==> flow/design.v (excerpt) <==
module SequentialNonrestoringDivider128Bit(
    input [127:0] dividend_q,
    input [127:0] divisor_m,
    input clk,
	 input reset_n,
    output [127:0] quotient,
	 output [127:0] remainder,
	 output done
    );
For scale: ~2300 cells after synthesis, ~520 I/O pins, roughly 21000 um^2 of cells after synthesis.
Settings: LEC_CHECK=0, CAP_MARGIN=20, CORE_MARGIN=2, CORE_UTILIZATION=65, HOLD_SLACK_MARGIN=-0.08, MAX_ROUTING_LAYER=met4, SLEW_MARGIN=35; clock period 4.49 ns.
run.sh (not shown) runs the stock make flow with config.mk's settings and CLKGATE_MAP_FILE=.
The baseline finished but failed the layout checks on negative setup slack.
Next try:
CORE_UTILIZATION = 59   (was 65)
HOLD_SLACK_MARGIN = unset   (was -0.08)
MAX_ROUTING_LAYER = unset   (was met4)
SLEW_MARGIN = 20   (was 35)
clock period = 3.54 ns   (was 4.49 ns; I/O delays follow)
After rerunning:
- The new run finished but fails on negative setup slack
- critical path depth went up by 1
- worst setup slack degrades by 570 ps
- design area went up by 3.5%
- wire length went down by 9.8%
- utilization went down by 5.1 points
- global-route usage went down by 3.1 points
- first-iteration DRC count went down by 46%
Next try:
CORE_UTILIZATION = 15   (was 59)
clock period = 5.26 ns   (was 3.54 ns; I/O delays follow)
Now the flow completed without violations. Cell area decreases by 1.5%. Routed wire length went up by 12%. First-iteration DRC count fell by 33%.
Next try:
CORE_UTILIZATION = 66   (was 15)
clock period = 4.29 ns   (was 5.26 ns; I/O delays follow)
Result: The changed run did not get past global routing. Synthesized cell count stays the same. Die area decreases by 77%. Area after synthesis stays the same.

Starting RTL as in the previous note.
==> flow/design.v (excerpt) <==
module SequentialNonrestoringDivider128Bit(
    input [127:0] dividend_q,
    input [127:0] divisor_m,
    input clk,
	 input reset_n,
    output [127:0] quotient,
	 output [127:0] remainder,
	 output done
    );
make LEC_CHECK=0 ABC_AREA=1 CAP_MARGIN=30 CORE_MARGIN=2 CORE_UTILIZATION=70 CTS_CLUSTER_DIAMETER=103 PLACE_DENSITY_LB_ADDON=0.29 SLEW_MARGIN=20 finish   # period 3.54 ns
The baseline never finished: it broke off in clock tree synthesis (4_1_cts) with DPL-0038.
Rerun with:
--- a/flow/config.mk
+++ b/flow/config.mk
@@ -7,8 +7,5 @@
 export LEC_CHECK = 0
-export ABC_AREA = 1
-export CAP_MARGIN = 30
+export CAP_MARGIN = 20
 export CORE_MARGIN = 2
-export CORE_UTILIZATION = 70
-export CTS_CLUSTER_DIAMETER = 103
-export PLACE_DENSITY_LB_ADDON = 0.29
+export CORE_UTILIZATION = 40
 export SLEW_MARGIN = 20
==> flow/constraint.sdc (replaced) <==
create_clock -name core_clock -period 5.26 [get_ports {clk}]
set_input_delay 1.0520 -clock core_clock [delete_from_list [all_inputs] [get_ports {clk}]]
set_output_delay 1.0520 -clock core_clock [all_outputs]
set_load 0.01 [all_outputs]
The changed run finished clean.
Die size increases by 71%.
Synthesized cell count went down by 4.1%.
Synthesized area shrinks by 1.0%.
Rerun with:
--- a/flow/config.mk
+++ b/flow/config.mk
@@ -9,3 +9,5 @@
 export CORE_MARGIN = 2
-export CORE_UTILIZATION = 40
+export CORE_UTILIZATION = 70
+export CTS_CLUSTER_SIZE = 33
+export MAX_ROUTING_LAYER = met4
 export SLEW_MARGIN = 20
==> flow/constraint.sdc (replaced) <==
create_clock -name core_clock -period 4.46 [get_ports {clk}]
set_input_delay 0.8920 -clock core_clock [delete_from_list [all_inputs] [get_ports {clk}]]
set_output_delay 0.8920 -clock core_clock [all_outputs]
set_load 0.01 [all_outputs]
What happened: With this change the flow failed in clock tree synthesis (4_1_cts) with DPL-0038; synthesized cell count does not change; synthesized area does not change; die area drops by well over a third.
Rerun with:
--- a/flow/config.mk
+++ b/flow/config.mk
@@ -9,4 +9,5 @@
 export CORE_MARGIN = 2
-export CORE_UTILIZATION = 70
-export CTS_CLUSTER_SIZE = 33
+export CORE_UTILIZATION = 71
+export CTS_CLUSTER_DIAMETER = 362
+export CTS_CLUSTER_SIZE = 57
 export MAX_ROUTING_LAYER = met4
The changed run stopped in global routing (5_1_grt) (GRT-0116).
Die area fell by 1.4%.
Synthesized area does not change.
Synthesized cell count does not change.
Rerun with:
--- a/flow/config.mk
+++ b/flow/config.mk
@@ -8,7 +8,6 @@
 export CAP_MARGIN = 20
+export CELL_PAD_IN_SITES_DETAIL_PLACEMENT = 1
 export CORE_MARGIN = 2
-export CORE_UTILIZATION = 71
-export CTS_CLUSTER_DIAMETER = 362
-export CTS_CLUSTER_SIZE = 57
+export CORE_UTILIZATION = 23
 export MAX_ROUTING_LAYER = met4
-export SLEW_MARGIN = 20
+export SLEW_MARGIN = 25
==> flow/constraint.sdc (replaced) <==
create_clock -name core_clock -period 5.5 [get_ports {clk}]
set_input_delay 1.1000 -clock core_clock [delete_from_list [all_inputs] [get_ports {clk}]]
set_output_delay 1.1000 -clock core_clock [all_outputs]
set_load 0.01 [all_outputs]
After rerunning: With this change the flow produced a clean layout; die size rises to 3.0 times its value; area after synthesis is unchanged; synthesized cell count is unchanged.
